Design fmad_fp32, start of the top module:
module fmad_fp32
  (
   input         clk,
   input         reset,
   input         req,
   input [31:0]  x,
   input [31:0]  y,
   input [31:0]  z,
   output [31:0] rslt,
   output [4:0]  flag
   );
For scale: ~7700 cells after synthesis, about 340 flip-flops.
export LEC_CHECK = 0
export ABC_AREA = 1
export CAP_MARGIN = 0
export CORE_ASPECT_RATIO = 0.63
export CORE_MARGIN = 2
export CORE_UTILIZATION = 72
export CTS_CLUSTER_DIAMETER = 261
export CTS_CLUSTER_SIZE = 21
export MAX_ROUTING_LAYER = met4
export PLACE_DENSITY_LB_ADDON = 0.19
export SETUP_SLACK_MARGIN = -0.78
export SLEW_MARGIN = 30
create_clock -name core_clock -period 11.0 [get_ports {clk}]
run.sh (not shown) runs the stock make flow with config.mk's settings and CLKGATE_MAP_FILE=.
The baseline ended with an error in global routing (5_1_grt) (GRT-0232).
Next try:
Settings changed: ABC_AREA 1 to not set, CAP_MARGIN 0 to 10, CORE_ASPECT_RATIO 0.63 to not set, CTS_CLUSTER_DIAMETER 261 to not set, CTS_CLUSTER_SIZE 21 to 36, MAX_ROUTING_LAYER met4 to not set, PLACE_DENSITY_LB_ADDON 0.19 to not set, SETUP_SLACK_MARGIN -0.78 to not set, SLEW_MARGIN 30 to 20.
Clock period 11.0 ns to 14.6 ns, I/O delays scaled along.
Result: The new run ran to the end with violations: setup timing; area after synthesis came out higher slightly; die size rose slightly; synthesized cell count came out lower by about a fifth.
Next try:
Settings changed: ABC_AREA set to 1, CAP_MARGIN 10 to 15, CTS_CLUSTER_DIAMETER set to 319, CTS_CLUSTER_SIZE 36 to 98, PLACE_DENSITY set to 0.86, TNS_END_PERCENT set to 10.
Clock period 14.6 ns to 9.91 ns, I/O delays scaled along.
- The new run failed in global routing (5_1_grt), error GRT-0116
- area after synthesis falls by 0.87%
- die size decreases by 0.86%
- synthesized cell count grows by 18%

fmad_fp32 again, from the RTL that the note above started with.
make LEC_CHECK=0 ABC_AREA=1 CAP_MARGIN=0 CORE_ASPECT_RATIO=0.63 CORE_MARGIN=2 CORE_UTILIZATION=59 CTS_CLUSTER_DIAMETER=261 MAX_ROUTING_LAYER=met4 PLACE_DENSITY_LB_ADDON=0.19 SLEW_MARGIN=30 TNS_END_PERCENT=5 finish   # period 11.6 ns
The baseline completed and failed the layout checks on setup timing.
Change:
SETUP_SLACK_MARGIN = 3.14   (was not set)
TNS_END_PERCENT = not set   (was 5)
clock period = 12.0 ns   (was 11.6 ns; I/O delays follow)
=> The new run finished but failed the layout checks on setup timing. Worst setup slack got worse by 0.38 ns. Clock skew went down by 0.019 ns. First-iteration DRC count went up by 20%. Flip-flop count does not change. Worst hold slack got worse by 0.0053 ns. Final area went up by 6.8%. Core utilization went up by 4.9 points.
Change:
CELL_PAD_IN_SITES_DETAIL_PLACEMENT = 2   (was not set)
CELL_PAD_IN_SITES_GLOBAL_PLACEMENT = 2   (was not set)
CORE_MARGIN = 9   (was 2)
CTS_CLUSTER_SIZE = 36   (was not set)
GPL_TIMING_DRIVEN = 0   (was not set)
HOLD_SLACK_MARGIN = 0.3   (was not set)
SETUP_SLACK_MARGIN = 1.48   (was 3.14)
TNS_END_PERCENT = 90   (was not set)
clock period = 15.1 ns   (was 12.0 ns; I/O delays follow)
Result: The new run never finished: it broke off in 3_1_place_gp_skip_io with FLW-0024. Synthesized cell count is unchanged. Synthesized area stays the same. Die size increases by roughly a tenth.

fmad_fp32 again, from the RTL that the note above started with.
## fmad_fp32
module fmad_fp32
  (
   input         clk,
   input         reset,
   input         req,
   input [31:0]  x,
   input [31:0]  y,
   input [31:0]  z,
   output [31:0] rslt,
   output [4:0]  flag
   );
Settings: LEC_CHECK=0, CAP_MARGIN=10, CELL_PAD_IN_SITES_DETAIL_PLACEMENT=1, CORE_ASPECT_RATIO=1.72, CORE_MARGIN=8, CORE_UTILIZATION=40, GPL_ROUTABILITY_DRIVEN=1, MIN_ROUTING_LAYER=met1, SETUP_SLACK_MARGIN=-0.65, SLEW_MARGIN=20; clock period 14.7 ns.
The starting point reached the layout checks and failed them: setup timing.
Edit:
Settings changed: ABC_AREA set to 1, CAP_MARGIN 10 to 15, CELL_PAD_IN_SITES_DETAIL_PLACEMENT 1 to unset, CORE_ASPECT_RATIO 1.72 to unset, CORE_MARGIN 8 to 2, CORE_UTILIZATION 40 to 72, CTS_CLUSTER_DIAMETER set to 209, CTS_CLUSTER_SIZE set to 17, GPL_ROUTABILITY_DRIVEN 1 to unset, MIN_ROUTING_LAYER met1 to unset, SETUP_SLACK_MARGIN -0.65 to unset.
Clock period 14.7 ns to 13.6 ns, I/O delays scaled along.
Result:
- Now the flow finished with timing, DRC and antenna clean
- area after synthesis is lower by 0.87%
- die size is lower by 48%
- design area is lower by 4.9%
- register-to-register slack is better by 2.1 ns
- synthesized cell count is higher by 18%
- wire length is lower by 11%
- worst hold slack hardly moves
Edit:
Settings changed: ABC_AREA 1 to unset, CAP_MARGIN 15 to 20, CORE_UTILIZATION 72 to 40, CTS_CLUSTER_DIAMETER 209 to unset, CTS_CLUSTER_SIZE 17 to unset.
Clock period 13.6 ns to 16.8 ns, I/O delays scaled along.
Effect:
- setup slack gains 0.34 ns
- cell count fell by 5.2%
- clock-buffer cell count rose by 4
- register-to-register slack gains 0.13 ns
- via count fell by 16%
- cell area rose by 2.4%
- clock skew rose by 0.020 ns
Edit:
Settings changed: CORE_UTILIZATION 40 to 72, CTS_CLUSTER_SIZE set to 100, PLACE_DENSITY set to 0.43, TNS_END_PERCENT set to 40.
Clock period 16.8 ns to 11.4 ns, I/O delays scaled along.
Effect:
- With this change the flow aborted during global routing
- synthesized cell count is unchanged
- synthesized area is unchanged
- die area fell by about 44%
Edit:
Settings changed: CAP_MARGIN 20 to 15, CTS_CLUSTER_SIZE 100 to 40, PLACE_DENSITY 0.43 to unset, TNS_END_PERCENT 40 to unset.
Clock period 11.4 ns to 13.6 ns, I/O delays scaled along.
What happened: This time the run completed and failed the layout checks on setup timing. Synthesized area does not change. Die area is unchanged. Synthesized cell count is unchanged.
Edit:
Settings changed: CAP_MARGIN 15 to 20, CORE_UTILIZATION 72 to 58, CTS_CLUSTER_SIZE 40 to unset.
Clock period 13.6 ns to 9.35 ns, I/O delays scaled along.
Outcome: The changed run finished but failed the layout checks on setup timing. Sequential cell count does not change. Routed wire length is higher by about a fifth. Cell count goes up by about a fifth. Area after synthesis does not change.
